<file path="flow/run.sh">
#!/bin/bash
# the make line also repeats each setting of config.mk as NAME=value (left out here)
make -C /OpenROAD-flow-scripts/flow DESIGN_CONFIG=/design/flow/config.mk WORK_HOME=/design/flow/orfs CLKGATE_MAP_FILE= finish
</file>
<file path="flow/config.mk">
export PLATFORM = sky130hd
export DESIGN_NAME = AHB_Master_ALU_REG_pipelined
export DESIGN_NICKNAME = AHB_Master_ALU_REG_pipelined
export VERILOG_FILES = /design/flow/design.v
export SDC_FILE = /design/flow/constraint.sdc
export NUM_CORES = 4
export LEC_CHECK = 0
export CAP_MARGIN = 0
export CELL_PAD_IN_SITES_GLOBAL_PLACEMENT = 1
export CORE_ASPECT_RATIO = 1.24
export CORE_MARGIN = 2
export CORE_UTILIZATION = 45
export GPL_TIMING_DRIVEN = 1
export HOLD_SLACK_MARGIN = 0.21
export PLACE_DENSITY_LB_ADDON = 0.28
export SETUP_SLACK_MARGIN = 0.11
export SLEW_MARGIN = 20
</file>
<file path="flow/constraint.sdc">
create_clock -name core_clock -period 4.38 [get_ports {HCLK}]
set_input_delay 0.8760 -clock core_clock [delete_from_list [all_inputs] [get_ports {HCLK}]]
set_output_delay 0.8760 -clock core_clock [all_outputs]
set_load 0.01 [all_outputs]
</file>
<file path="flow/design.v">
module AHB_Master_ALU_REG_pipelined (
    input wire        HCLK,        
    input wire        HRESETn,     
    output reg [31:0] HADDR,       
    output reg [2:0] HBURST,         
    output reg [2:0]  HSIZE,       
    output reg [1:0]  HTRANS,      
    output reg [31:0] HWDATA,      
    output reg        HWRITE,      
    input wire [31:0] HRDATA,      
    input wire        HREADY,      
    input wire        HRESP,
    input wire [63:0] cpu_inst
);
    wire [31:0] ReadData1, ReadData2;
    wire [31:0] ALUResult;
    reg RegWrite;
    reg [31:0] WriteData;
    reg type_data ;
    reg ALU_REG;
    reg write_read;
    reg [7:0] burst_length;
    reg [2:0] ReadReg1_ADDR;  
    reg [2:0] ReadReg2_ADDR;   
    reg [2:0] WriteReg_ADDR;   
    reg [2:0] AlU_OP;
    reg [2:0] WriteReg_ADDR2;
    reg [31:0] HWDATA_t;
    reg [31:0] HADDR_delay;
ALU alu(
    .A(ReadData1),
    .B(ReadData2),
    .AlU_OP(AlU_OP),
    .Result(ALUResult)
);
RegisterFile rf(
    .clk(HCLK),
    .rst_n(HRESETn),
    .ReadReg1_ADDR(ReadReg1_ADDR),
    .ReadReg2_ADDR(ReadReg2_ADDR),
    .WriteReg_ADDR(WriteReg_ADDR2),
    .WriteData(WriteData),
    .RegWrite(RegWrite),
    .ReadData1(ReadData1),
    .ReadData2(ReadData2)
);
localparam      IDLE         = 2'b00,
                BUSY     = 2'b01,
                NONSEQ   = 2'b10,
                SEQ      = 2'b11;
reg [9:0] burst_counter;
reg work;
always @(posedge HCLK or negedge HRESETn) begin
    if (!HRESETn)
        HADDR_delay <= 32'b0;
    else
        HADDR_delay <= cpu_inst [63:32];
end
always @(posedge HCLK or negedge HRESETn) begin
    if (!HRESETn)
    begin   
        HTRANS <= IDLE;   
        HADDR <= 32'b0;
        HBURST <= 3'b0;
        HSIZE <= 3'b0;
        HWDATA <= 32'b0;
        HWRITE <= 1'b0;
        RegWrite <= 1'b0;
        WriteData <= 32'b0;
        type_data <= 1'b0;
        ALU_REG <= 1'b0;
        write_read <= 1'b0;
        burst_length <= 8'b0;
        ReadReg1_ADDR <= 3'b0;
        ReadReg2_ADDR <= 3'b0;
        WriteReg_ADDR <= 3'b0;
        AlU_OP <= 3'b0;
        WriteReg_ADDR2 <= 3'b0;
        HWDATA_t <= 32'b0;
        burst_counter <= 10'b0;
        work <= 1'b0;
    end
    else
begin
        RegWrite <= 0;
        case (HTRANS)
            IDLE:begin
                if (type_data == 1)
                begin
                    if(ALU_REG)
                        begin
                            if(write_read)
                            begin
                                WriteData   <= ALUResult;
                                RegWrite    <= 1;
                            end                           
                             else
                            begin
                                HWDATA_t      <= ALUResult;
                                RegWrite    <= 0;
                            end                        end
                        else
                        begin
                            if (HWRITE)
                            begin
                                WriteData   <= HRDATA;
                                RegWrite    <= 1;
                            end
                            else
                            begin
                                HWDATA_t      <= ReadData1;
                                RegWrite    <= 0;
                            end
                        end
                        type_data <= 1;
                end
                type_data <= 1;
                HADDR <= HADDR_delay;
                HSIZE <= cpu_inst[6:4];  
                HWRITE <= cpu_inst[0];   
                HBURST <= cpu_inst[3:1];
                work <= cpu_inst[7];
                write_read <= cpu_inst [31];
                ALU_REG <= cpu_inst [18];
                burst_length <= cpu_inst[15:8];
                ReadReg1_ADDR <= cpu_inst[21:19]; 
                ReadReg2_ADDR <=  cpu_inst[24:22]; 
                WriteReg_ADDR <=  cpu_inst[27:25]; 
                WriteReg_ADDR2 <= WriteReg_ADDR;
                HWDATA <= HWDATA_t;
                AlU_OP <= cpu_inst [30:28];
                if (HREADY && work) begin
                    HTRANS <= NONSEQ;
                    burst_counter <= 0;        
                end
            end 
            BUSY:begin
                work <= cpu_inst[7];
                if (work) begin
                    HTRANS <= IDLE; 
                end
            end
            NONSEQ:begin
                type_data <= 1;
                HADDR <= HADDR_delay;
                HSIZE <= cpu_inst[6:4];  
                HWRITE <= cpu_inst[0];   
                HBURST <= cpu_inst[3:1];
                work <= cpu_inst[7];
                write_read <= cpu_inst [31];
                ALU_REG <= cpu_inst [18];
                burst_length <= cpu_inst[15:8];
                ReadReg1_ADDR <= cpu_inst[21:19]; 
                ReadReg2_ADDR <=  cpu_inst[24:22]; 
                WriteReg_ADDR <=  cpu_inst[27:25]; 
                WriteReg_ADDR2 <= WriteReg_ADDR;
                HWDATA <= HWDATA_t;
                AlU_OP <= cpu_inst [30:28];
                if(ALU_REG)
                        begin
                            if(write_read)
                            begin
                                WriteData   <= ALUResult;
                                RegWrite    <= 1;
                            end
                            else
                            begin
                                HWDATA_t      <= ALUResult;
                                RegWrite    <= 0;
                            end
                        end
                        else
                        begin
                            if (HWRITE)
                            begin
                                WriteData   <= HRDATA;
                                RegWrite    <= 1;
                            end
                            else
                            begin
                                HWDATA_t      <= ReadData1;
                                RegWrite    <= 0;
                            end
                        end
                if (HREADY) begin
                    if (!work)
                    HTRANS <= BUSY;
                    else if (HBURST) begin
                        type_data <= 1;
                        burst_counter <= burst_counter + 1;
                        HTRANS <= SEQ;
                    end else begin
                        type_data <= 1;
                        HTRANS <= IDLE;
                    end
                end
            end  
            SEQ:begin
                HWDATA <= HWDATA_t;
                ReadReg1_ADDR <= ReadReg1_ADDR +1;
                WriteReg_ADDR <=  WriteReg_ADDR;
                WriteReg_ADDR2 <= WriteReg_ADDR;
                RegWrite    <= 0;
                if (HREADY) begin
                    if(ALU_REG)
                        begin
                            if(write_read)
                            begin
                                WriteData   <= ALUResult;
                                RegWrite    <= 1;
                            end
                            else
                            begin
                                HWDATA_t      <= ALUResult;
                                RegWrite    <= 0;
                            end                        end
                        else
                        begin
                            if (HWRITE)
                            begin
                                WriteData   <= HRDATA;
                                RegWrite    <= 1;
                            end
                            else
                            begin
                                HWDATA_t      <= ReadData1;
                                RegWrite    <= 0;
                            end
                        end
                    HADDR <= HADDR + (4 << HSIZE); 
                        burst_counter <= burst_counter + 1;
                    if (!work)
                    HTRANS <= BUSY;
                    else if(HBURST == 3'b001 && burst_counter * HSIZE < 8'b11111111 && burst_counter < burst_length-1)
                    HTRANS <= SEQ;
                        else begin
                        HTRANS <= IDLE;
                    end
                end  
            end
            default:HTRANS <= IDLE;
        endcase
    end
end
endmodule
module ALU(
    input [31:0] A,    
    input [31:0] B,       
    input [2:0] AlU_OP,   
    output reg [31:0] Result 
);
    always @(*) begin
        case (AlU_OP)
            3'b000: Result = A + B;     
            3'b001: Result = A - B;     
            3'b010: Result = A & B;     
            3'b011: Result = A | B;     
            3'b100: Result = A ^ B;     
            3'b101: Result = ~A;        
            3'b110: Result = A << 1;    
            3'b111: Result = A >> 1;    
            default: Result = 8'b0;
        endcase
    end
endmodule
module RegisterFile(
    input clk,
    input rst_n,
    input [2:0] ReadReg1_ADDR,
    input [2:0] ReadReg2_ADDR,
    input [2:0] WriteReg_ADDR,
    input [31:0] WriteData,
    input RegWrite,
    output [31:0] ReadData1,
    output [31:0] ReadData2
);
    reg [31:0] registers [7:0]; 
    assign ReadData1 = registers[ReadReg1_ADDR];
    assign ReadData2 = registers[ReadReg2_ADDR];
    integer i;
    always @(posedge clk or negedge rst_n) begin
        if (!rst_n) begin
            for (i = 0; i < 8; i = i + 1)
                registers[i] <= 32'b0;
        end
        else if (RegWrite) begin
            registers[WriteReg_ADDR] <= WriteData;
        end
    end
endmodule
</file>
==> results of run 1 <==
[through the flow]
step           area (µm²)  std cells
3_5_place_dp        33500       4033
5_1_grt             36000       4158
4_1_cts             35700       4148
2_1_floorplan       28800       2864
6_report            36000       4158
3_3_place_gp        33500       4033
[area by class of cell]
class / count / area (µm²) / area share
inverter: 131 / 492 / 0.0137
multi-input combinational: 2078 / 16300 / 0.453
antenna: 1 / 2.50 / 0.0000695
clock inverter: 18 / 200 / 0.00556
tap: 832 / 1040 / 0.0289
timing repair buffer: 561 / 4870 / 0.135
sequential: 463 / 11600 / 0.322
clock buffer: 74 / 1490 / 0.0414
[repair_timing]
| item | 4_1_cts | 5_1_grt |
|---|---|---|
| resized | 83 | 56 |
| endpoints found under the setup margin | 48 | 52 |
| pin swaps | 50 | 39 |
| cloned | 1 | 0 |
| hold endpoints to repair | 0 | 0 |
| setup buffers | 22 | 10 |
[routing by layer]
layer,wire length (µm),share of wire
met1,41600,0.43
met2,45200,0.47
met3,6130,0.064
met4,3030,0.032
met5,0,0
==> deck_impl_summary.md, run 1 <==
Implementation Results

Routing
  • Vias after detailed routing: 24.7k
  • 1st-pass router iterations: 6
  • DRC Markers: 0
  • Post-Route WL: between 90000 and 100000 µm
  • Initial DRC Count: 2237
  • Drt via density: between 5 and 6
  • Routed WL per cell: 23.1 µm
  • Final ANT Viol Nets: 0

Global route
  • Vias in the first global route: around 25k
  • M3 GR Usage: 0.0438
  • Largest net degree at the start of global routing: 101
  • Total track usage: 0.291
  • Grt ovf: 0
  • Met1 GRT Util: 0.397
  • Initial antenna violation count: 1
  • First-pass GRT wire length: 149000 µm
  • Top Usage Layer GRT: met2
  • Met2 Use GR: 0.476

Yosys
  • Syn Nets: 3116
  • XOR/XNOR Area Share: 0.0224
  • YS chip area: 28600 µm²
  • Cells after synthesis: 2864
  • Yosys cell count: about 2.9k
  • Top cells by count: dfrtp_1, mux2_2, nand2_1
  • Yosys simple share: 0.112
  • Synth top cell by count: dfrtp_1
  • Unique cell types: 98
  • Share of flip-flops with an asynchronous set or reset: 1.00
  • Top cells by area: dfrtp_1, mux2_2, ha_1, nand2_1, a21oi_1
  • Post-synth seq share: 0.405
  • Mean Syn Cell Area: 9.99 µm²
  • Predominant post-synthesis flop cell: dfrtp_1
  • Multiplexer share: 0.173
  • Synthesized area: 28600 µm²
  • Synth warnings: 4
  • Share of the synthesized area in the top cell type: 0.405
  • Post-synthesis adder-cell area fraction: 0.0691
  • Dominant kind of combinational cell: multiplexers
  • Number of enable flip-flop cells: 0
  • Flops after synth: 463
  • Synth area leader: dfrtp_1
  • Ao+oa area frac: 0.171

Die
  • Chip Width: between 200 and 250 µm
  • Total core area: between 60000 and 70000 µm²
  • Die y size: around 280 µm
  • Boundary Pins: between 150 and 200
  • Die area: around 66000 µm²
  • Initial Util: 0.456
  • # rows: between 100 and 150

Place
  • GPL Wtd Cong: about 0.94
  • Post-detail-place hpwl: 66700 µm
  • Worst slack, placed: -690 ps
  • Port Buf Inserts: between 150 and 200

Final timing
  • Worst-Margin Slew: 876 ps
  • Tmin final: between 4000 and 5000 ps
  • Worst Clk Skew: around 28 ps
  • Final Hold Viols: 0
  • Fin. max-slew vios: 0
  • F_max: 201 MHz
  • Worst setup margin: -586 ps
  • RSZ-0062 raised after global routing: yes
  • Hold Slack: roughly 290 ps
  • Tcrit/Tclk final: 1.13
  • Slew margin rel.: 0.416
  • Setup Total Neg Slack: -13620 ps
  • Final count of negative-setup-slack endpoints: about 40

Hold path
  • Hold crit path type: in2async

Setup path
  • Worst setup path end: HWDATA_t[23]
  • CP Class: reg2reg
  • Top delay family on crit path: AND-OR/OR-AND gates
  • Worst R2R Start: ReadReg2_ADDR[1]
  • Arrival time worst endpoint: about 5500 ps
  • Crit. path cell count: 23
  • R2r setup slk: -590 ps
  • Cells along the critical path: buf_6 > mux2_4 > a221o_1 > a21oi_2 > buf_6 > ha_4 > o21ai_4 > nor4_4 > nand2_2 > o21ai_2 > xnor2_1 > ha_1 > a21o_1 > a21o_1 > a21oi_2 > o21ai_1 > o21ba_4 > buf_6 > o31ai_1 > a21oi_1 > mux2_4 > o311ai_4 > a21oi_1
  • Crit path buf inv count: 3
  • CP max stage delay: 490 ps
  • Worst setup EP type: flop
  • R2r endpoint: HWDATA_t[23]
  • Critical Path Fanout Max: 7
  • CP most frequent cell: buf_6
  • CP max-delay cell: dfrtp_2
  • Critical path launch point: ReadReg2_ADDR[1]
  • R2R cell count: 23
  • Data required, critical path: around 4900 ps
  • Worst setup SP type: flop

Clock tree
  • Skew-Pair Late Insertion Delay: 610 ps
  • Num CTS Buffers: 50
  • Clock Tree Buf Depth: 3
  • H-tree depth: 2
  • Clock sinks: 463
  • Root Driver: clkbuf_16
  • Hold bufs inserted after CTS: 0
  • CTS tree: done
  • Clock-pin slew on the worst setup and hold paths: 60 ps

Final layout
  • # fillers: 5450
  • Final nets: between 3k and 4k
  • Area grow syn2layout: 25.9%
  • Fin util: 0.575

Run status
  • Outcome: finished with violations
  • Violated checks: setup timing

Job
  • Tool Warnings: roughly 83
  • Max_cap viols: 0
==> run 2, diff against run 1 <==
ABC_AREA = 1   (was not set)
CAP_MARGIN = 20   (was 0)
CELL_PAD_IN_SITES_GLOBAL_PLACEMENT = not set   (was 1)
CORE_ASPECT_RATIO = not set   (was 1.24)
CORE_UTILIZATION = 71   (was 45)
CTS_CLUSTER_DIAMETER = 347   (was not set)
CTS_CLUSTER_SIZE = 17   (was not set)
GPL_TIMING_DRIVEN = not set   (was 1)
HOLD_SLACK_MARGIN = -0.1   (was 0.21)
MAX_ROUTING_LAYER = met4   (was not set)
PLACE_DENSITY_LB_ADDON = 0.27   (was 0.28)
SETUP_SLACK_MARGIN = not set   (was 0.11)
SLEW_MARGIN = 30   (was 20)
TNS_END_PERCENT = 5   (was not set)
clock period = 4.03 ns   (was 4.38 ns; I/O delays follow)
==> deck_impl_summary.md, run 2 <==
Implementation Results

Run status
  • Outcome: finished with violations (unchanged)
  • Violated checks: setup timing (unchanged)

Yosys
  • Syn Nets: 4015 (was 3116)
  • Mean Syn Cell Area: 7.50 µm² (was 9.99 µm²)
  • Number of enable flip-flop cells: 0 (unchanged)
  • Synth area leader: dfrtp_1 (unchanged)
  • Post-synth seq share: 0.410 (was 0.405)
  • Cells after synthesis: 3763 (was 2864)
  • Multiplexer share: 0 (was 0.173)
  • Flops after synth: 463 (unchanged)
  • Unique cell types: 53 (was 98)
  • Predominant post-synthesis flop cell: dfrtp_1 (unchanged)
  • Top cells by area: dfrtp_1, nand2_1, o21ai_0, ha_1, inv_1 (was dfrtp_1, mux2_2, ha_1, nand2_1, a21oi_1)
  • Synthesized area: 28200 µm² (was 28600 µm²)
  • Post-synthesis adder-cell area fraction: 0.0700 (was 0.0691)
  • Dominant kind of combinational cell: simple AND/OR/NAND/NOR gates (was multiplexers)
  • Yosys simple share: 0.228 (was 0.112)
  • Synth top cell by count: nand2_1 (was dfrtp_1)
  • Share of the synthesized area in the top cell type: 0.410 (was 0.405)
  • Share of flip-flops with an asynchronous set or reset: 1.00 (unchanged)
  • YS chip area: 28200 µm² (was 28600 µm²)
  • Synth warnings: 4 (unchanged)
  • Ao+oa area frac: 0.187 (was 0.171)
  • Top cells by count: nand2_1, o21ai_0, dfrtp_1 (was dfrtp_1, mux2_2, nand2_1)
  • XOR/XNOR Area Share: 0.0192 (was 0.0224)
  • Yosys cell count: 3763 (was 2864)

Hold path
  • Hold crit path type: in2async (unchanged)

Global route
  • Vias in the first global route: 31.7k (was 25.3k)
  • Largest net degree at the start of global routing: 98 (was 101)
  • Total track usage: 0.532 (was 0.291)
  • Initial antenna violation count: 2 (was 1)
  • Grt ovf: 0 (unchanged)
  • First-pass GRT wire length: 167000 µm (was 149000 µm)

Final layout
  • Final nets: 4466 (was 3537)
  • # fillers: 1977 (was 5450)
  • Final cell count without fillers: 4742 (was 4158)
  • Area grow syn2layout: 24.4% (was 25.9%)

Place
  • Post-detail-place hpwl: 72100 µm (was 66700 µm)
  • GPL Wtd Cong: 1.07 (was 0.944)
  • Worst slack, placed: -544 ps (was -690 ps)
  • Cell count after placement: 4679 (was 4033)
  • Port Buf Inserts: 169 (unchanged)

Setup path
  • Worst setup SP type: flop (unchanged)
  • Crit path buf inv count: 6 (was 3)
  • Worst setup path end: HWDATA_t[13] (was HWDATA_t[23])
  • Data required, critical path: 4590 ps (was 4870 ps)
  • CP Class: reg2reg (unchanged)
  • R2r setup slk: -680 ps (was -590 ps)
  • R2r endpoint: HWDATA_t[13] (was HWDATA_t[23])
  • Top delay family on crit path: AND-OR/OR-AND gates (unchanged)
  • CP max stage delay: 510 ps (was 490 ps)
  • Worst R2R Start: ReadReg2_ADDR[0] (was ReadReg2_ADDR[1])
  • CP most frequent cell: nand2_1 (was buf_6)
  • CP max-delay cell: dfrtp_2 (unchanged)
  • Critical path launch point: ReadReg2_ADDR[0] (was ReadReg2_ADDR[1])
  • Arrival time worst endpoint: 5270 ps (was 5460 ps)
  • Crit. path cell count: 27 (was 23)
  • Worst setup EP type: flop (unchanged)
  • R2R cell count: 27 (was 23)
  • Critical Path Fanout Max: 7 (unchanged)

Routing
  • 1st-pass router iterations: 22 (was 6)
  • Final ANT Viol Nets: 0 (unchanged)
  • Drt via density: 6.86 (was 5.94)
  • Post-Route WL: 113000 µm (was 96000 µm)
  • Routed WL per cell: 23.7 µm (was 23.1 µm)
  • Initial DRC Count: 6054 (was 2237)
  • DRC Markers: 0 (unchanged)
  • Vias after detailed routing: 32.5k (was 24.7k)

Final timing
  • Worst setup margin: -679 ps (was -586 ps)
  • Fin. max-slew vios: 0 (unchanged)
  • Tcrit/Tclk final: 1.17 (was 1.13)
  • Worst Clk Skew: 35.7 ps (was 27.6 ps)
  • Tmin final: 4710 ps (was 4970 ps)
  • Worst-Margin Slew: 1070 ps (was 876 ps)
  • Final Hold Viols: 0 (unchanged)
  • Slew margin rel.: 0.285 (was 0.416)
  • Final count of negative-setup-slack endpoints: 55 (was 40)
  • F_max: 212 MHz (was 201 MHz)
  • Setup Total Neg Slack: -26030 ps (was -13620 ps)
  • RSZ-0062 raised after global routing: yes (unchanged)

Die
  • Total core area: 39500 µm² (was 62700 µm²)
  • Die area: 41400 µm² (was 65600 µm²)
  • Chip Width: 203 µm (was 230 µm)
  • Die y size: 203 µm (was 285 µm)
  • # rows: 73 (was 102)
  • Boundary Pins: 173 (unchanged)
  • Initial Util: 0.715 (was 0.456)

Clock tree
  • CTS tree: done (unchanged)
  • Clock Tree Buf Depth: 3 (unchanged)
  • H-tree depth: 1 (was 2)
  • Clock sinks: 463 (unchanged)
  • Num CTS Buffers: 31 (was 50)
  • Root Driver: clkbuf_16 (unchanged)
  • Skew-Pair Late Insertion Delay: 660 ps (was 610 ps)
  • Clock-pin slew on the worst setup and hold paths: 100 ps (was 60 ps)

Job
  • Max_cap viols: 0 (unchanged)
  • Tool Warnings: 80 (was 83)
## run 2: through the flow
step / hold slack [ps] / instance area (µm²) / util
after floorplan: 425 / 28200 / -
after global placement: 429 / 33200 / 0.841
after detailed placement: 453 / 33200 / 0.841
after CTS: 221 / 34500 / 0.874
after global routing: 239 / 35100 / 0.890
final: 199 / 35100 / 0.890
## run 2: timing repair
item,in CTS,in global routing
buffers inserted,15,12
gates resized,118,124
pin swaps,39,53
hold buffers,0,0
hold endpoints to repair,0,0
setup endpoints to repair,54,62
## run 2: area by class of cell
class                           instances  area (µm²)  share of cell area
Clock buffer                           32         779              0.0222
Antenna cell                            2        5.00            0.000143
Tap cell                              525         657              0.0187
Multi-Input combinational cell       2689       15100               0.431
Inverter                              420        1590              0.0453
Sequential cell                       463       11600               0.330
Timing Repair Buffer                  609        5310               0.151
Clock inverter                          2        36.3             0.00103
## run 2: layer usage
metal	share of wire	track usage	routed length [µm]
met5	0	-	0
met4	0.085	0.326	9620
met3	0.16	0.180	18200
met2	0.42	0.769	47500
met1	0.33	0.645	37300
==> run 3, diff against run 2 <==
ABC_AREA = not set   (was 1)
CAP_MARGIN = 5   (was 20)
CORE_UTILIZATION = 68   (was 71)
CTS_CLUSTER_DIAMETER = 27   (was 347)
CTS_CLUSTER_SIZE = 44   (was 17)
GPL_ROUTABILITY_DRIVEN = 1   (was not set)
HOLD_SLACK_MARGIN = -0.08   (was -0.1)
PLACE_DENSITY = 0.62   (was not set)
PLACE_DENSITY_LB_ADDON = not set   (was 0.27)
SLEW_MARGIN = 10   (was 30)
TNS_END_PERCENT = not set   (was 5)
clock period = 4.85 ns   (was 4.03 ns; I/O delays follow)
==> deck_impl_summary.md, run 3 <==
Implementation Results

Run status
  • Outcome: finished with violations (unchanged)
  • Violated checks: setup timing (unchanged)

Yosys
  • Share of flip-flops with an asynchronous set or reset: 1.00 (unchanged)
  • Post-synth seq share: 0.405 (was 0.410)
  • YS chip area: 28600 µm² (was 28200 µm²)
  • Top cells by area: dfrtp_1, mux2_2, ha_1, nand2_1, a21oi_1 (was dfrtp_1, nand2_1, o21ai_0, ha_1, inv_1)
  • Syn Nets: 3116 (was 4015)
  • Yosys cell count: 2864 (was 3763)
  • Dominant kind of combinational cell: multiplexers (was simple AND/OR/NAND/NOR gates)
  • Mean Syn Cell Area: 9.99 µm² (was 7.50 µm²)
  • Yosys simple share: 0.112 (was 0.228)
  • Flops after synth: 463 (unchanged)
  • Share of the synthesized area in the top cell type: 0.405 (was 0.410)
  • Synthesized area: 28600 µm² (was 28200 µm²)
  • Post-synthesis adder-cell area fraction: 0.0691 (was 0.0700)
  • Synth warnings: 4 (unchanged)
  • Unique cell types: 98 (was 53)
  • Cells after synthesis: 2864 (was 3763)
  • XOR/XNOR Area Share: 0.0224 (was 0.0192)
  • Number of enable flip-flop cells: 0 (unchanged)
  • Multiplexer share: 0.173 (was 0)
  • Predominant post-synthesis flop cell: dfrtp_1 (unchanged)
  • Synth area leader: dfrtp_1 (unchanged)
  • Ao+oa area frac: 0.171 (was 0.187)
  • Synth top cell by count: dfrtp_1 (was nand2_1)
  • Top cells by count: dfrtp_1, mux2_2, nand2_1 (was nand2_1, o21ai_0, dfrtp_1)

Setup path
  • Worst R2R Start: ReadReg2_ADDR[1] (was ReadReg2_ADDR[0])
  • R2R cell count: 26 (was 27)
  • CP max stage delay: 1040 ps (was 510 ps)
  • Data required, critical path: 5390 ps (was 4590 ps)
  • R2r setup slk: -1170 ps (was -680 ps)
  • CP max-delay cell: nor2_1 (was dfrtp_2)
  • CP Class: reg2reg (unchanged)
  • Worst setup SP type: flop (unchanged)
  • Worst setup EP type: flop (unchanged)
  • Crit. path cell count: 26 (was 27)
  • Critical Path Fanout Max: 24 (was 7)
  • Worst setup path end: WriteData[23] (was HWDATA_t[13])
  • Top delay family on crit path: AND-OR/OR-AND gates (unchanged)
  • R2r endpoint: WriteData[23] (was HWDATA_t[13])
  • Crit path buf inv count: 8 (was 6)
  • Arrival time worst endpoint: 6560 ps (was 5270 ps)
  • CP most frequent cell: buf_4 (was nand2_1)
  • Critical path launch point: ReadReg2_ADDR[1] (was ReadReg2_ADDR[0])

Die
  • Boundary Pins: 173 (unchanged)
  • Die y size: 209 µm (was 203 µm)
  • # rows: 75 (was 73)
  • Chip Width: 209 µm (was 203 µm)
  • Die area: 43700 µm² (was 41400 µm²)
  • Initial Util: 0.685 (was 0.715)
  • Total core area: 41800 µm² (was 39500 µm²)

Global route
  • Initial antenna violation count: 3 (was 2)
  • Vias in the first global route: 29.7k (was 31.7k)
  • Grt ovf: 0 (unchanged)
  • Largest net degree at the start of global routing: 131 (was 98)
  • Total track usage: 0.538 (was 0.532)
  • First-pass GRT wire length: 173000 µm (was 167000 µm)

Clock tree
  • Clock Tree Buf Depth: 3 (unchanged)
  • Clock-pin slew on the worst setup and hold paths: 60 ps (was 100 ps)
  • Root Driver: clkbuf_16 (unchanged)
  • Clock sinks: 463 (unchanged)
  • H-tree depth: 3 (was 1)
  • Skew-Pair Late Insertion Delay: 700 ps (was 660 ps)
  • Hold bufs inserted after CTS: 0 (unchanged)
  • CTS tree: done (unchanged)
  • Num CTS Buffers: 108 (was 31)

Routing
  • Routed WL per cell: 30.1 µm (was 23.7 µm)
  • Vias after detailed routing: 29.0k (was 32.5k)
  • Initial DRC Count: 5033 (was 6054)
  • Final ANT Viol Nets: 0 (unchanged)
  • 1st-pass router iterations: 14 (was 22)
  • Drt via density: 7.38 (was 6.86)
  • DRC Markers: 0 (unchanged)
  • Post-Route WL: 118000 µm (was 113000 µm)

Final timing
  • Tmin final: 6020 ps (was 4710 ps)
  • Worst setup margin: -1170 ps (was -679 ps)
  • F_max: 166 MHz (was 212 MHz)
  • Hold Slack: 459 ps (was 199 ps)
  • RSZ-0062 raised after global routing: yes (unchanged)
  • Final Hold Viols: 0 (unchanged)
  • Setup Total Neg Slack: -41690 ps (was -26030 ps)
  • Tcrit/Tclk final: 1.24 (was 1.17)
  • Fin. max-slew vios: 0 (unchanged)
  • Worst-Margin Slew: 1370 ps (was 1070 ps)
  • Slew margin rel.: 0.0813 (was 0.285)
  • Worst Clk Skew: 63.7 ps (was 35.7 ps)
  • Final count of negative-setup-slack endpoints: 48 (was 55)

Final layout
  • Final nets: 3548 (was 4466)
  • # fillers: 1733 (was 1977)
  • Gate Area: 16300 µm² (was 15100 µm²)
  • Area grow syn2layout: 30.7% (was 24.4%)
  • Register area: 11600 µm² (about the same)
  • Post-Layout Inst Area: 37400 µm² (was 35100 µm²)

Place
  • GPL Wtd Cong: 0.997 (was 1.07)
  • Port Buf Inserts: 169 (unchanged)
  • Post-detail-place hpwl: 63600 µm (was 72100 µm)
  • Post-DP Area: 32600 µm² (was 33200 µm²)

Hold path
  • Hold crit path type: in2async (unchanged)

Job
  • Max_cap viols: 0 (unchanged)
  • Tool Warnings: 86 (was 80)
-- run 3: layout make-up --
cell class	count	area share
clock inverters	56	0.0204
multi-input cells	2078	0.436
clock buffers	142	0.0816
inverters	131	0.0132
repair buffers	514	0.121
flip-flops and latches	463	0.310
diodes	4	0.000268
well taps	539	0.0180
-- run 3: repair_timing --
item	CTS	global route
endpoints found under the setup margin	39	49
resized	82	86
setup buffers	13	26
cloned	1	0
endpoints found under the hold margin	0	0
pin swaps	45	72
-- run 3: per-layer routing --
metal / vias up / track usage / wire, µm
met5: - / - / 0
met4: 0 / 0.430 / 13300
met3: 1098 / 0.194 / 16400
met2: 2808 / 0.794 / 50700
met1: 13761 / 0.589 / 37900
li1: 11320 / - / -
-- run 3: per-stage QoR --
stage / util / instances / setup slack [ps]
after CTS: 0.882 / 3899 / -165
after floorplan: - / 2864 / 23.3
after global routing: 0.895 / 3927 / -1110
final: 0.895 / 3927 / -1170
after global placement: 0.780 / 3687 / -599
after detailed placement: 0.780 / 3687 / -557
==> run 4, diff against run 3 <==
ABC_AREA = 0   (was not set)
CAP_MARGIN = 0   (was 5)
CELL_PAD_IN_SITES_DETAIL_PLACEMENT = 0   (was not set)
CELL_PAD_IN_SITES_GLOBAL_PLACEMENT = 3   (was not set)
CORE_MARGIN = 7   (was 2)
CORE_UTILIZATION = 66   (was 68)
CTS_CLUSTER_DIAMETER = not set   (was 27)
CTS_CLUSTER_SIZE = not set   (was 44)
GPL_ROUTABILITY_DRIVEN = not set   (was 1)
HOLD_SLACK_MARGIN = 0.02   (was -0.08)
MAX_ROUTING_LAYER = not set   (was met4)
PLACE_DENSITY = not set   (was 0.62)
SLEW_MARGIN = 40   (was 10)
clock period = 4.5 ns   (was 4.85 ns; I/O delays follow)
==> deck_impl_summary.md, run 4 <==
Key Metrics from the Run

Die
  • # rows: 76 (was 75)
  • Chip Width: 222 µm (was 209 µm)
  • Die area: 49400 µm² (was 43700 µm²)
  • Die y size: 222 µm (was 209 µm)
  • Initial Util: 0.667 (was 0.685)
  • Total core area: 42900 µm² (was 41800 µm²)

Yosys
  • Ao+oa area frac: 0.171 (unchanged)
  • Mean Syn Cell Area: 9.99 µm² (unchanged)
  • Dominant kind of combinational cell: multiplexers (unchanged)
  • Multiplexer share: 0.173 (unchanged)
  • XOR/XNOR Area Share: 0.0224 (unchanged)
  • Post-synth seq share: 0.405 (unchanged)
  • Predominant post-synthesis flop cell: dfrtp_1 (unchanged)
  • Share of flip-flops with an asynchronous set or reset: 1.00 (unchanged)
  • Syn Nets: 3116 (unchanged)
  • Post-synthesis adder-cell area fraction: 0.0691 (unchanged)
  • Unique cell types: 98 (unchanged)
  • Synth area leader: dfrtp_1 (unchanged)
  • Synthesized area: 28600 µm² (unchanged)
  • YS chip area: 28600 µm² (unchanged)
  • Share of the synthesized area in the top cell type: 0.405 (unchanged)
  • Flops after synth: 463 (unchanged)
  • Top cells by area: dfrtp_1, mux2_2, ha_1, nand2_1, a21oi_1 (unchanged)
  • Yosys cell count: 2864 (unchanged)
  • Top cells by count: dfrtp_1, mux2_2, nand2_1 (unchanged)
  • Number of enable flip-flop cells: 0 (unchanged)
  • Synth warnings: 4 (unchanged)
  • Yosys simple share: 0.112 (unchanged)
  • Synth top cell by count: dfrtp_1 (unchanged)
  • Cells after synthesis: 2864 (unchanged)

Run status
  • Failing step: global placement without I/O (3_1_place_gp_skip_io)
  • Error: [ERROR GPL-0301] Utilization 129.651 % exceeds 100%.
  • Outcome: did not finish (was finished with violations)
==> run 5, diff against run 4 <==
ABC_AREA = not set   (was 0)
CAP_MARGIN = 20   (was 0)
CELL_PAD_IN_SITES_DETAIL_PLACEMENT = not set   (was 0)
CELL_PAD_IN_SITES_GLOBAL_PLACEMENT = not set   (was 3)
CORE_MARGIN = 3   (was 7)
CORE_UTILIZATION = 44   (was 66)
CTS_CLUSTER_SIZE = 81   (was not set)
HOLD_SLACK_MARGIN = 0.28   (was 0.02)
MAX_ROUTING_LAYER = met5   (was not set)
PLACE_DENSITY_LB_ADDON = 0.08   (was not set)
SETUP_SLACK_MARGIN = 0.61   (was not set)
SLEW_MARGIN = 20   (was 40)
clock period = 7.72 ns   (was 4.5 ns; I/O delays follow)
==> deck_impl_summary.md, run 5 <==
Implementation Results

Run status
  • Outcome: complete, no violations (was did not finish)

Yosys
  • Synthesized area: 28600 µm² (unchanged)
  • YS chip area: 28600 µm² (unchanged)
  • Yosys simple share: 0.112 (unchanged)
  • Number of enable flip-flop cells: 0 (unchanged)
  • Share of flip-flops with an asynchronous set or reset: 1.00 (unchanged)
  • Syn Nets: 3116 (unchanged)
  • Predominant post-synthesis flop cell: dfrtp_1 (unchanged)
  • Post-synthesis adder-cell area fraction: 0.0691 (unchanged)
  • Cells after synthesis: 2864 (unchanged)
  • Ao+oa area frac: 0.171 (unchanged)
  • Unique cell types: 98 (unchanged)
  • Synth area leader: dfrtp_1 (unchanged)
  • Multiplexer share: 0.173 (unchanged)
  • Mean Syn Cell Area: 9.99 µm² (unchanged)
  • Synth warnings: 4 (unchanged)
  • Synth top cell by count: dfrtp_1 (unchanged)
  • Yosys cell count: 2864 (unchanged)
  • Share of the synthesized area in the top cell type: 0.405 (unchanged)
  • Dominant kind of combinational cell: multiplexers (unchanged)
  • Flops after synth: 463 (unchanged)
  • Top cells by count: dfrtp_1, mux2_2, nand2_1 (unchanged)
  • XOR/XNOR Area Share: 0.0224 (unchanged)
  • Top cells by area: dfrtp_1, mux2_2, ha_1, nand2_1, a21oi_1 (unchanged)
  • Post-synth seq share: 0.405 (unchanged)

Setup path
  • Crit path buf inv count: 1
  • Crit. path cell count: 20
  • CP max stage delay: 740 ps
  • Worst R2R Start: ReadReg2_ADDR[2]
  • Cells along the critical path: clkinv_1 > o221a_1 > a211oi_1 > nor2_1 > nor4_4 > nand2_2 > nor2_4 > nand2_1 > o31ai_1 > xnor2_1 > ha_1 > a21o_1 > a21o_1 > a21oi_1 > nor2_1 > a211oi_1 > a21oi_1 > mux2i_1 > a221oi_1 > o31ai_1
  • Data required, critical path: 8200 ps
  • Critical path launch point: ReadReg2_ADDR[2]
  • Arrival time worst endpoint: 7160 ps
  • Critical Path Fanout Max: 20
  • CP max-delay cell: dfrtp_2
  • Top delay family on crit path: AND-OR/OR-AND gates
  • CP Class: reg2reg
  • R2R cell count: 20
  • R2r endpoint: WriteData[29]
  • Worst setup SP type: flop
  • Worst setup EP type: flop
  • R2r setup slk: 1040 ps
  • Worst setup path end: WriteData[29]

Job
  • Max_cap viols: 0
  • Tool Warnings: 82

Final timing
  • Final Hold Viols: 0
  • Final count of negative-setup-slack endpoints: 0
  • Worst-Margin Slew: between 1000 and 1500 ps
  • Tcrit/Tclk final: 0.865
  • Worst Clk Skew: 28.4 ps
  • Hold Slack: 453 ps
  • Tmin final: 6680 ps
  • F_max: 150 MHz
  • Slew margin rel.: 0.276
  • RSZ-0062 raised after global routing: no
  • Setup Total Neg Slack: 0 ps
  • Fin. max-slew vios: 0

Clock tree
  • Post-CTS setup buffers: 0
  • Root Driver: clkbuf_16
  • Clock sinks: 463
  • H-tree depth: 2
  • Clock-pin slew on the worst setup and hold paths: ~60 ps
  • Clock Tree Buf Depth: 3
  • Num CTS Buffers: 53
  • Hold bufs inserted after CTS: 0
  • CTS tree: done
  • Post-cts repair resize count: 0
  • Skew-Pair Late Insertion Delay: 630 ps

Hold path
  • Hold Path Origin: HADDR_delay[0]
  • Hold crit path type: reg2reg
  • Hold-critical path depth: 2
  • Min-Delay Endpoint: HADDR[0]

Global route
  • Grt ovf: 0
  • Total track usage: 0.268
  • Largest net degree at the start of global routing: ~180
  • Initial antenna violation count: 1
  • Vias in the first global route: 23.5k
  • First-pass GRT wire length: between 100000 and 150000 µm

Die
  • Initial Util: 0.449 (was 0.667)
  • Die area: 68100 µm² (was 49400 µm²)
  • # rows: 92 (was 76)
  • Total core area: 63700 µm² (was 42900 µm²)
  • Chip Width: 261 µm (was 222 µm)
  • Die y size: 261 µm (was 222 µm)
  • Boundary Pins: ~170

Routing
  • Final ANT Viol Nets: 0
  • Routed WL per cell: roughly 24 µm
  • Drt via density: between 6 and 7
  • Post-Route WL: a little over 90000 µm
  • 1st-pass router iterations: 8
  • Vias after detailed routing: 23.3k
  • Diode count: 0
  • Initial DRC Count: 1953
  • DRC Markers: 0

Final layout
  • Post-Layout Inst Area: 32900 µm²
  • Area grow syn2layout: 15.2%
  • Gate Area: 15700 µm²
  • Final nets: 3223
  • # fillers: 5714
  • Fin util: 0.518
  • Register area: 11600 µm²

Place
  • Post-DP Area: 31200 µm²
  • GPL Wtd Cong: 0.955
  • Post-detail-place hpwl: 61400 µm
  • Port Buf Inserts: 169
run 5: stage by stage:
stage	std cells	worst slack, ps
global placement	3762	1270
finish	3856	1040
CTS	3856	1140
detailed placement	3762	1190
global route	3856	757
floorplan	2864	2680
run 5: per-layer routing:
layer	wire [µm]	global-route usage	vias to the layer above	part of all wire
li1	-	-	10632	-
met1	39100	0.349	11613	0.42
met2	43200	0.442	831	0.47
met3	5800	0.0419	215	0.063
met4	4260	0.122	2	0.046
met5	13	0	-	0.00014
run 5: final cells by class:
type / count / share of cell area
inverter: 131 / 0.0149
clock buffer: 77 / 0.0472
timing repair buffer: 244 / 0.0698
clock inverter: 17 / 0.00714
sequential: 463 / 0.352
tap: 846 / 0.0321
multi-input combinational: 2078 / 0.477
==> run 6, diff against run 5 <==
CELL_PAD_IN_SITES_DETAIL_PLACEMENT = 2   (was not set)
CORE_MARGIN = 2   (was 3)
CORE_UTILIZATION = 65   (was 44)
CTS_CLUSTER_SIZE = 55   (was 81)
GPL_ROUTABILITY_DRIVEN = 1   (was not set)
HOLD_SLACK_MARGIN = not set   (was 0.28)
MAX_ROUTING_LAYER = not set   (was met5)
PLACE_DENSITY_LB_ADDON = 0.19   (was 0.08)
SETUP_SLACK_MARGIN = not set   (was 0.61)
SLEW_MARGIN = 10   (was 20)
TNS_END_PERCENT = 55   (was not set)
clock period = 4.85 ns   (was 7.72 ns; I/O delays follow)
==> deck_impl_summary.md, run 6 <==
Key Metrics from the Run

Run status
  • Outcome: did not finish (was complete, no violations)
  • Failing step: detailed placement (3_5_place_dp)
  • Error: Error: detail_place.tcl, 38 bad optional access

Yosys
  • YS chip area: 28600 µm² (unchanged)
  • Post-synthesis adder-cell area fraction: 0.0691 (unchanged)
  • Dominant kind of combinational cell: multiplexers (unchanged)
  • XOR/XNOR Area Share: 0.0224 (unchanged)
  • Synth area leader: dfrtp_1 (unchanged)
  • Synth warnings: 4 (unchanged)
  • Number of enable flip-flop cells: 0 (unchanged)
  • Syn Nets: 3116 (unchanged)
  • Top cells by area: dfrtp_1, mux2_2, ha_1, nand2_1, a21oi_1 (unchanged)
  • Synth top cell by count: dfrtp_1 (unchanged)
  • Multiplexer share: 0.173 (unchanged)
  • Yosys cell count: 2864 (unchanged)
  • Unique cell types: 98 (unchanged)
  • Share of the synthesized area in the top cell type: 0.405 (unchanged)
  • Ao+oa area frac: 0.171 (unchanged)
  • Synthesized area: 28600 µm² (unchanged)
  • Flops after synth: 463 (unchanged)
  • Share of flip-flops with an asynchronous set or reset: 1.00 (unchanged)
  • Yosys simple share: 0.112 (unchanged)
  • Predominant post-synthesis flop cell: dfrtp_1 (unchanged)
  • Top cells by count: dfrtp_1, mux2_2, nand2_1 (unchanged)
  • Post-synth seq share: 0.405 (unchanged)
  • Mean Syn Cell Area: 9.99 µm² (unchanged)
  • Cells after synthesis: 2864 (unchanged)

Die
  • Initial Util: 0.661 (was 0.449)
  • Die y size: 214 µm (was 261 µm)
  • # rows: 76 (was 92)
  • Die area: 45700 µm² (was 68100 µm²)
  • Boundary Pins: 173 (unchanged)
  • Total core area: 43300 µm² (was 63700 µm²)
  • Chip Width: 214 µm (was 261 µm)

Place
  • Port Buf Inserts: 169 (unchanged)
  • GPL Wtd Cong: 0.988 (was 0.955)
==> run 7, diff against run 6 <==
ABC_AREA = 1   (was not set)
CAP_MARGIN = 0   (was 20)
CELL_PAD_IN_SITES_DETAIL_PLACEMENT = not set   (was 2)
CORE_UTILIZATION = 72   (was 65)
CTS_CLUSTER_DIAMETER = 223   (was not set)
CTS_CLUSTER_SIZE = 35   (was 55)
GPL_ROUTABILITY_DRIVEN = not set   (was 1)
HOLD_SLACK_MARGIN = -0.08   (was not set)
MAX_ROUTING_LAYER = met4   (was not set)
PLACE_DENSITY = 0.64   (was not set)
PLACE_DENSITY_LB_ADDON = not set   (was 0.19)
SETUP_SLACK_MARGIN = 1.24   (was not set)
SLEW_MARGIN = 20   (was 10)
TNS_END_PERCENT = not set   (was 55)
clock period = 4.25 ns   (was 4.85 ns; I/O delays follow)
==> deck_impl_summary.md, run 7 <==
Key Metrics from the Run

Yosys
  • Multiplexer share: 0 (was 0.173)
  • XOR/XNOR Area Share: 0.0192 (was 0.0224)
  • Synth area leader: dfrtp_1 (unchanged)
  • Synthesized area: 28200 µm² (was 28600 µm²)
  • Mean Syn Cell Area: 7.50 µm² (was 9.99 µm²)
  • Share of the synthesized area in the top cell type: 0.410 (was 0.405)
  • Yosys cell count: 3763 (was 2864)
  • Post-synth seq share: 0.410 (was 0.405)
  • Synth warnings: 4 (unchanged)
  • Predominant post-synthesis flop cell: dfrtp_1 (unchanged)
  • Top cells by area: dfrtp_1, nand2_1, o21ai_0, ha_1, inv_1 (was dfrtp_1, mux2_2, ha_1, nand2_1, a21oi_1)
  • YS chip area: 28200 µm² (was 28600 µm²)
  • Number of enable flip-flop cells: 0 (unchanged)
  • Unique cell types: 53 (was 98)
  • Dominant kind of combinational cell: simple AND/OR/NAND/NOR gates (was multiplexers)
  • Share of flip-flops with an asynchronous set or reset: 1.00 (unchanged)
  • Cells after synthesis: 3763 (was 2864)
  • Flops after synth: 463 (unchanged)
  • Yosys simple share: 0.228 (was 0.112)
  • Top cells by count: nand2_1, o21ai_0, dfrtp_1 (was dfrtp_1, mux2_2, nand2_1)
  • Synth top cell by count: nand2_1 (was dfrtp_1)
  • Post-synthesis adder-cell area fraction: 0.0700 (was 0.0691)
  • Ao+oa area frac: 0.187 (was 0.171)
  • Syn Nets: 4015 (was 3116)

Place
  • Port Buf Inserts: 169 (unchanged)
  • GPL Wtd Cong: 1.05 (was 0.988)
  • Post-detail-place hpwl: a little over 70000 µm

Die
  • Total core area: 38600 µm² (was 43300 µm²)
  • Chip Width: 202 µm (was 214 µm)
  • Initial Util: 0.730 (was 0.661)
  • Die area: 40800 µm² (was 45700 µm²)
  • Die y size: 202 µm (was 214 µm)
  • Boundary Pins: 173 (unchanged)
  • # rows: 72 (was 76)

Run status
  • Outcome: did not finish (unchanged)
  • Failing step: global routing (5_1_grt) (was detailed placement (3_5_place_dp))
  • Error: [ERROR GRT-0232] Routing congestion too high. Check the congestion heatmap in the GUI. (was Error: detail_place.tcl, 38 bad optional access)

Clock tree
  • Root Driver: clkbuf_16
  • Hold bufs inserted after CTS: 0
  • Num CTS Buffers: 17
  • Clock Tree Buf Depth: 3
  • H-tree depth: 1
  • Clock sinks: about 460

Global route
  • Total track usage: 0.841
  • Grt ovf: 27
## run 7: timing repair
action | in CTS
resized | 265
gates cloned | 3
pin swaps | 115
setup endpoints to repair | 93
buffers inserted | 91
## run 7: through the flow
| stage | cell area (µm²) | hold WS, ps | cells | setup slack, ps |
|---|---|---|---|---|
| floorplan | 28500 | 425 | 3763 | 451 |
| global placement | 32700 | 430 | 4584 | -302 |
| detailed placement | 32700 | 457 | 4584 | -379 |
| CTS | 34900 | 353 | 4700 | -57.3 |
## run 7: per-layer routing
layer	global-route usage	GRT overflow
met5	-	-
met4	0.806	7
met3	0.721	9
met2	0.957	11
met1	0.832	0
==> run 8, diff against run 7 <==
ABC_AREA = not set   (was 1)
CAP_MARGIN = 5   (was 0)
CTS_CLUSTER_DIAMETER = 27   (was 223)
CTS_CLUSTER_SIZE = not set   (was 35)
HOLD_SLACK_MARGIN = not set   (was -0.08)
PLACE_DENSITY = 0.6   (was 0.64)
SETUP_SLACK_MARGIN = not set   (was 1.24)
clock period = 4.73 ns   (was 4.25 ns; I/O delays follow)
==> deck_impl_summary.md, run 8 <==
Key Metrics from the Run

Clock tree
  • Clock sinks: 463 (unchanged)
  • Root Driver: clkbuf_16 (unchanged)
  • Hold bufs inserted after CTS: 0 (unchanged)
  • Clock Tree Buf Depth: 3 (unchanged)
  • H-tree depth: 3 (was 1)
  • Num CTS Buffers: 103 (was 17)

Die
  • Initial Util: 0.725 (was 0.730)
  • Die y size: 203 µm (was 202 µm)
  • # rows: 73 (was 72)
  • Total core area: 39500 µm² (was 38600 µm²)
  • Die area: 41300 µm² (was 40800 µm²)
  • Boundary Pins: 173 (unchanged)
  • Chip Width: 203 µm (was 202 µm)

Run status
  • Error: [ERROR GRT-0116] Global routing finished with congestion. Check the congestion regions in the DRC Viewer. (was [ERROR GRT-0232] Routing congestion too high. Check the congestion heatmap in the GUI.)
  • Failing step: global routing (5_1_grt) (unchanged)
  • Outcome: did not finish (unchanged)

Yosys
  • Synth warnings: 4 (unchanged)
  • Yosys cell count: 2864 (was 3763)
  • YS chip area: 28600 µm² (was 28200 µm²)
  • Flops after synth: 463 (unchanged)
  • Cells after synthesis: 2864 (was 3763)
  • Share of the synthesized area in the top cell type: 0.405 (was 0.410)
  • Mean Syn Cell Area: 9.99 µm² (was 7.50 µm²)
  • Synth area leader: dfrtp_1 (unchanged)
  • Yosys simple share: 0.112 (was 0.228)
  • Synth top cell by count: dfrtp_1 (was nand2_1)
  • Syn Nets: 3116 (was 4015)
  • Top cells by area: dfrtp_1, mux2_2, ha_1, nand2_1, a21oi_1 (was dfrtp_1, nand2_1, o21ai_0, ha_1, inv_1)
  • Number of enable flip-flop cells: 0 (unchanged)
  • Top cells by count: dfrtp_1, mux2_2, nand2_1 (was nand2_1, o21ai_0, dfrtp_1)
  • Multiplexer share: 0.173 (was 0)
  • Predominant post-synthesis flop cell: dfrtp_1 (unchanged)
  • Synthesized area: 28600 µm² (was 28200 µm²)
  • Share of flip-flops with an asynchronous set or reset: 1.00 (unchanged)
  • Dominant kind of combinational cell: multiplexers (was simple AND/OR/NAND/NOR gates)
  • Ao+oa area frac: 0.171 (was 0.187)
  • XOR/XNOR Area Share: 0.0224 (was 0.0192)
  • Unique cell types: 98 (was 53)
  • Post-synth seq share: 0.405 (was 0.410)
  • Post-synthesis adder-cell area fraction: 0.0691 (was 0.0700)

Place
  • GPL Wtd Cong: 0.993 (was 1.05)
  • Port Buf Inserts: 169 (unchanged)
  • Cell count after placement: 3699 (was 4584)
  • Post-detail-place hpwl: 66000 µm (was 70500 µm)

Global route
  • Total track usage: 0.811
  • Grt ovf: a little over 90
[run 8: stage by stage]
stage          hold slack [ps]  setup slack [ps]  area (µm²)  utilization
4_1_cts                    350              -415       37300        0.945
3_5_place_dp               435              -588       32800        0.830
3_3_place_gp               419              -517       32800        0.830
2_1_floorplan              414              2.53       28600            -
[run 8: what timing repair did]
action / CTS
pin swaps: 76
buffers inserted: 36
cloned: 1
resized: 153
setup endpoints to repair: 42
[run 8: per-layer routing]
metal | global-route usage | GRT overflow
met5 | - | -
met4 | 0.808 | 48
met3 | 0.626 | 1
met2 | 0.950 | 41
met1 | 0.815 | 2
==> run 9, diff against run 8 <==
CAP_MARGIN = 20   (was 5)
CORE_UTILIZATION = 40   (was 72)
CTS_CLUSTER_DIAMETER = not set   (was 27)
MAX_ROUTING_LAYER = not set   (was met4)
SETUP_SLACK_MARGIN = -0.2   (was not set)
clock period = 5.77 ns   (was 4.73 ns; I/O delays follow)
==> deck_impl_summary.md, run 9 <==
Implementation Results

Yosys
  • Mean Syn Cell Area: 9.99 µm² (unchanged)
  • Post-synth seq share: 0.405 (unchanged)
  • Unique cell types: 98 (unchanged)
  • Synth warnings: 4 (unchanged)
  • Top cells by count: dfrtp_1, mux2_2, nand2_1 (unchanged)
  • Yosys cell count: 2864 (unchanged)
  • Ao+oa area frac: 0.171 (unchanged)
  • Flops after synth: 463 (unchanged)
  • Share of the synthesized area in the top cell type: 0.405 (unchanged)
  • Cells after synthesis: 2864 (unchanged)
  • Yosys simple share: 0.112 (unchanged)
  • Syn Nets: 3116 (unchanged)
  • XOR/XNOR Area Share: 0.0224 (unchanged)
  • Post-synthesis adder-cell area fraction: 0.0691 (unchanged)
  • Top cells by area: dfrtp_1, mux2_2, ha_1, nand2_1, a21oi_1 (unchanged)
  • Synthesized area: 28600 µm² (unchanged)
  • YS chip area: 28600 µm² (unchanged)
  • Synth area leader: dfrtp_1 (unchanged)
  • Synth top cell by count: dfrtp_1 (unchanged)
  • Number of enable flip-flop cells: 0 (unchanged)
  • Dominant kind of combinational cell: multiplexers (unchanged)
  • Predominant post-synthesis flop cell: dfrtp_1 (unchanged)
  • Multiplexer share: 0.173 (unchanged)
  • Share of flip-flops with an asynchronous set or reset: 1.00 (unchanged)

Setup path
  • CP max-delay cell: dfrtp_2
  • Arrival time worst endpoint: 6000 ps
  • Top delay family on crit path: AND-OR/OR-AND gates
  • Crit. path cell count: 22
  • Worst R2R Start: ReadReg2_ADDR[2]
  • Crit path buf inv count: 4
  • Worst setup SP type: flop
  • Critical Path Fanout Max: 17
  • CP Class: reg2reg
  • R2r setup slk: between 200 and 300 ps
  • Worst setup EP type: flop
  • R2R cell count: 22
  • R2r endpoint: HWDATA_t[23]
  • Cells along the critical path: clkinv_1 > buf_4 > o221a_1 > a211oi_1 > buf_4 > nor2_1 > nor4_4 > nand2_2 > o21ai_0 > xnor2_1 > ha_1 > a21o_1 > a21o_1 > a21oi_1 > o21ai_0 > o21ba_2 > o31ai_1 > a21oi_1 > mux2_2 > o311ai_0 > buf_4 > a21oi_1
  • Critical path launch point: ReadReg2_ADDR[2]
  • Worst setup path end: HWDATA_t[23]
  • Data required, critical path: 6290 ps
  • CP max stage delay: 630 ps

Final layout
  • Area grow syn2layout: 17.7%
  • Final nets: 3295
  • # fillers: 6630

Hold path
  • Min-Delay Endpoint: HADDR[0]
  • Hold-critical path depth: 2
  • Hold Path Origin: HADDR_delay[0]
  • Hold crit path type: reg2reg

Final timing
  • Tcrit/Tclk final: 0.951
  • Worst-Margin Slew: 919 ps
  • Setup Total Neg Slack: 0 ps
  • F_max: ~180 MHz
  • Hold Slack: 440 ps
  • Final Hold Viols: 0
  • Worst Clk Skew: 34.0 ps
  • Final count of negative-setup-slack endpoints: 0
  • Slew margin rel.: 0.387
  • Fin. max-slew vios: 0
  • Tmin final: 5490 ps

Die
  • Total core area: 71100 µm² (was 39500 µm²)
  • Die area: 73700 µm² (was 41300 µm²)
  • Die y size: 271 µm (was 203 µm)
  • # rows: 98 (was 73)
  • Chip Width: 271 µm (was 203 µm)
  • Boundary Pins: 173 (unchanged)
  • Initial Util: 0.402 (was 0.725)

Global route
  • Initial antenna violation count: 4
  • Vias in the first global route: 24.4k
  • Total track usage: 0.253
  • Largest net degree at the start of global routing: 129
  • First-pass GRT wire length: 145000 µm
  • Grt ovf: 0

Routing
  • Vias after detailed routing: roughly 24k
  • Post-Route WL: 94200 µm
  • 1st-pass router iterations: 9
  • Final ANT Viol Nets: 0
  • Routed WL per cell: between 20 and 25 µm
  • Drt via density: 5.93
  • DRC Markers: 0
  • Initial DRC Count: 2377

Place
  • GPL Wtd Cong: 0.938 (was 0.993)
  • Post-detail-place hpwl: 63100 µm (was 66000 µm)
  • Port Buf Inserts: 169 (unchanged)

Clock tree
  • CTS tree: done
  • Clock-pin slew on the worst setup and hold paths: 60 ps
  • Post-CTS setup buffers: 0 (was 36)
  • H-tree depth: 2 (was 3)
  • Root Driver: clkbuf_16 (unchanged)
  • Clock Tree Buf Depth: 3 (unchanged)
  • Post-cts repair resize count: 0 (was 153)
  • Clock sinks: 463 (unchanged)
  • Skew-Pair Late Insertion Delay: ~640 ps
  • Hold bufs inserted after CTS: 0 (unchanged)
  • Num CTS Buffers: 53 (was 103)

Job
  • Max_cap viols: 0
  • Tool Warnings: 87

Run status
  • Outcome: complete, no violations (was did not finish)
==> run 9: metal layers <==
layer,global-route usage,up-vias,share of wire
li1,-,10761,-
met1,0.321,11974,0.41
met2,0.425,968,0.48
met3,0.0449,202,0.072
met4,0.105,6,0.041
met5,0,-,0.00036
==> run 9: metrics by stage <==
step	instances	area (µm²)	worst slack (ps)	util
final	4033	33700	282	0.473
after global placement	3938	31900	382	0.448
after detailed placement	3938	31900	321	0.448
after CTS	4032	33600	306	0.473
after floorplan	2864	28600	726	-
after global routing	4032	33600	-89.7	0.473
==> run 9: cell type report <==
type / count / area, µm² / share of cell area
clock inverters: 23 / 290 / 0.00863
multi-input cells: 2078 / 15700 / 0.467
inverters: 131 / 492 / 0.0146
diodes: 1 / 2.50 / 0.0000744
clock buffers: 71 / 1470 / 0.0438
repair buffers: 316 / 2900 / 0.0862
flip-flops and latches: 463 / 11600 / 0.345
well taps: 950 / 1190 / 0.0353
==> run 10, diff against run 9 <==
CAP_MARGIN = 35   (was 20)
CORE_UTILIZATION = 70   (was 40)
CTS_CLUSTER_SIZE = 58   (was not set)
PLACE_DENSITY = 0.4   (was 0.6)
SETUP_SLACK_MARGIN = 0.39   (was -0.2)
SLEW_MARGIN = 10   (was 20)
TNS_END_PERCENT = 20   (was not set)
clock period = 6.64 ns   (was 5.77 ns; I/O delays follow)
==> deck_impl_summary.md, run 10 <==
Implementation Results

Setup path
  • Worst setup SP type: flop (unchanged)
  • Critical Path Fanout Max: 21 (was 17)
  • R2r setup slk: 620 ps (was 280 ps)
  • Crit. path cell count: 19 (was 22)
  • Top delay family on crit path: AND-OR/OR-AND gates (unchanged)
  • CP Class: reg2reg (unchanged)
  • CP max stage delay: 580 ps (was 630 ps)
  • CP max-delay cell: dfrtp_4 (was dfrtp_2)
  • Worst R2R Start: ReadReg2_ADDR[1] (was ReadReg2_ADDR[2])
  • Worst setup path end: WriteData[29] (was HWDATA_t[23])
  • Arrival time worst endpoint: 6510 ps (was 6000 ps)
  • Cells along the critical path: buf_4 > and2_1 > a32o_1 > o32ai_4 > o2111ai_4 > nor4_4 > and2_1 > nor2_1 > xnor2_1 > ha_1 > nand3_1 > o21ai_0 > o21ba_2 > or4_1 > a21oi_1 > mux2i_1 > a221oi_1 > buf_4 > o31ai_1 (was clkinv_1 > buf_4 > o221a_1 > a211oi_1 > buf_4 > nor2_1 > nor4_4 > nand2_2 > o21ai_0 > xnor2_1 > ha_1 > a21o_1 > a21o_1 > a21oi_1 > o21ai_0 > o21ba_2 > o31ai_1 > a21oi_1 > mux2_2 > o311ai_0 > buf_4 > a21oi_1)
  • R2R cell count: 19 (was 22)
  • Data required, critical path: 7140 ps (was 6290 ps)
  • Crit path buf inv count: 2 (was 4)
  • Critical path launch point: ReadReg2_ADDR[1] (was ReadReg2_ADDR[2])
  • R2r endpoint: WriteData[29] (was HWDATA_t[23])
  • Worst setup EP type: flop (unchanged)

Final timing
  • Final count of negative-setup-slack endpoints: 0 (unchanged)
  • F_max: 166 MHz (was 182 MHz)
  • Tcrit/Tclk final: 0.906 (was 0.951)
  • Fin. max-slew vios: 0 (unchanged)
  • Tmin final: 6020 ps (was 5490 ps)
  • Final Hold Viols: 0 (unchanged)
  • Setup Total Neg Slack: 0 ps (unchanged)
  • Worst Clk Skew: 29.2 ps (was 34.0 ps)
  • RSZ-0062 raised after global routing: no
  • Worst-Margin Slew: 997 ps (was 919 ps)
  • Slew margin rel.: 0.336 (was 0.387)

Routing
  • Initial DRC Count: 2938 (was 2377)
  • Post-Route WL: 89300 µm (was 94200 µm)
  • Diode count: 0 (was 1)
  • DRC Markers: 0 (unchanged)
  • Drt via density: 6.88 (was 5.93)
  • Final ANT Viol Nets: 0 (unchanged)
  • Vias after detailed routing: 24.5k (was 23.9k)
  • 1st-pass router iterations: 9 (unchanged)
  • Routed WL per cell: 25.1 µm (was 23.4 µm)

Die
  • Initial Util: 0.705 (was 0.402)
  • Boundary Pins: 173 (unchanged)
  • Die y size: 206 µm (was 271 µm)
  • Die area: 42500 µm² (was 73700 µm²)
  • Chip Width: 206 µm (was 271 µm)
  • # rows: 74 (was 98)
  • Total core area: 40600 µm² (was 71100 µm²)

Global route
  • Largest net degree at the start of global routing: 160 (was 129)
  • Vias in the first global route: 24.9k (was 24.4k)
  • Grt ovf: 0 (unchanged)
  • Total track usage: 0.421 (was 0.253)
  • First-pass GRT wire length: 137000 µm (was 145000 µm)
  • Initial antenna violation count: 0 (was 4)

Final layout
  • # fillers: 2505 (was 6630)
  • Area grow syn2layout: 14.2% (was 17.7%)
  • Gate Area: 15700 µm² (about the same)
  • Final nets: 3237 (was 3295)
  • Register area: 11600 µm² (about the same)

Yosys
  • Yosys simple share: 0.112 (unchanged)
  • Top cells by count: dfrtp_1, mux2_2, nand2_1 (unchanged)
  • Synth top cell by count: dfrtp_1 (unchanged)
  • Syn Nets: 3116 (unchanged)
  • Synth area leader: dfrtp_1 (unchanged)
  • Unique cell types: 98 (unchanged)
  • Flops after synth: 463 (unchanged)
  • YS chip area: 28600 µm² (unchanged)
  • Number of enable flip-flop cells: 0 (unchanged)
  • Share of the synthesized area in the top cell type: 0.405 (unchanged)
  • Dominant kind of combinational cell: multiplexers (unchanged)
  • Yosys cell count: 2864 (unchanged)
  • Post-synth seq share: 0.405 (unchanged)
  • Post-synthesis adder-cell area fraction: 0.0691 (unchanged)
  • Top cells by area: dfrtp_1, mux2_2, ha_1, nand2_1, a21oi_1 (unchanged)
  • Cells after synthesis: 2864 (unchanged)
  • Mean Syn Cell Area: 9.99 µm² (unchanged)
  • XOR/XNOR Area Share: 0.0224 (unchanged)
  • Synth warnings: 4 (unchanged)
  • Predominant post-synthesis flop cell: dfrtp_1 (unchanged)
  • Ao+oa area frac: 0.171 (unchanged)
  • Multiplexer share: 0.173 (unchanged)
  • Synthesized area: 28600 µm² (unchanged)
  • Share of flip-flops with an asynchronous set or reset: 1.00 (unchanged)

Run status
  • Outcome: complete, no violations (unchanged)

Hold path
  • Min-Delay Endpoint: HADDR[0] (unchanged)
  • Hold Path Origin: HADDR_delay[0] (unchanged)
  • Hold crit path type: reg2reg (unchanged)
  • Hold-critical path depth: 2 (unchanged)

Clock tree
  • Clock-pin slew on the worst setup and hold paths: 60 ps (about the same)
  • Num CTS Buffers: 50 (was 53)
  • Clock Tree Buf Depth: 3 (unchanged)
  • CTS tree: done (unchanged)
  • Clock sinks: 463 (unchanged)
  • Hold bufs inserted after CTS: 0 (unchanged)
  • Root Driver: clkbuf_16 (unchanged)
  • Skew-Pair Late Insertion Delay: 630 ps (was 640 ps)
  • H-tree depth: 2 (unchanged)

Place
  • Post-detail-place hpwl: 58300 µm (was 63100 µm)
  • Port Buf Inserts: 169 (unchanged)
  • GPL Wtd Cong: 1.01 (was 0.938)

Job
  • Max_cap viols: 0 (unchanged)
  • Tool Warnings: 86 (was 87)
run 10: layout make-up:
cell class / count / area share
clock inverter: 18 / 0.00613
clock buffer: 74 / 0.0451
multi-input combinational: 2078 / 0.481
timing repair buffer: 261 / 0.0768
inverter: 131 / 0.0151
sequential: 463 / 0.355
tap: 532 / 0.0204
run 10: timing repair:
action / in CTS / in global routing
endpoints found under the setup margin: 0 / 16
buffers inserted: 0 / 2
resized: 0 / 6
run 10: stage by stage:
step                instance area, µm²  worst slack [ps]  hold slack (ps)  std cells  utilization
global placement                 30800               698              418       3456        0.761
floorplan                        28600              1600              414       2864            -
CTS                              32600               443              465       3552        0.803
global route                     32700               398              503       3557        0.805
detailed placement               30900               576              451       3460        0.762
finish                           32700               622              464       3557        0.805
run 10: routing by layer:
metal / up-vias / share of wire / global-route usage
met4: 0 / 0.076 / 0.303
met3: 392 / 0.096 / 0.0863
li1: 10641 / - / -
met2: 1483 / 0.46 / 0.666
met5: - / 0 / 0
met1: 11946 / 0.37 / 0.514
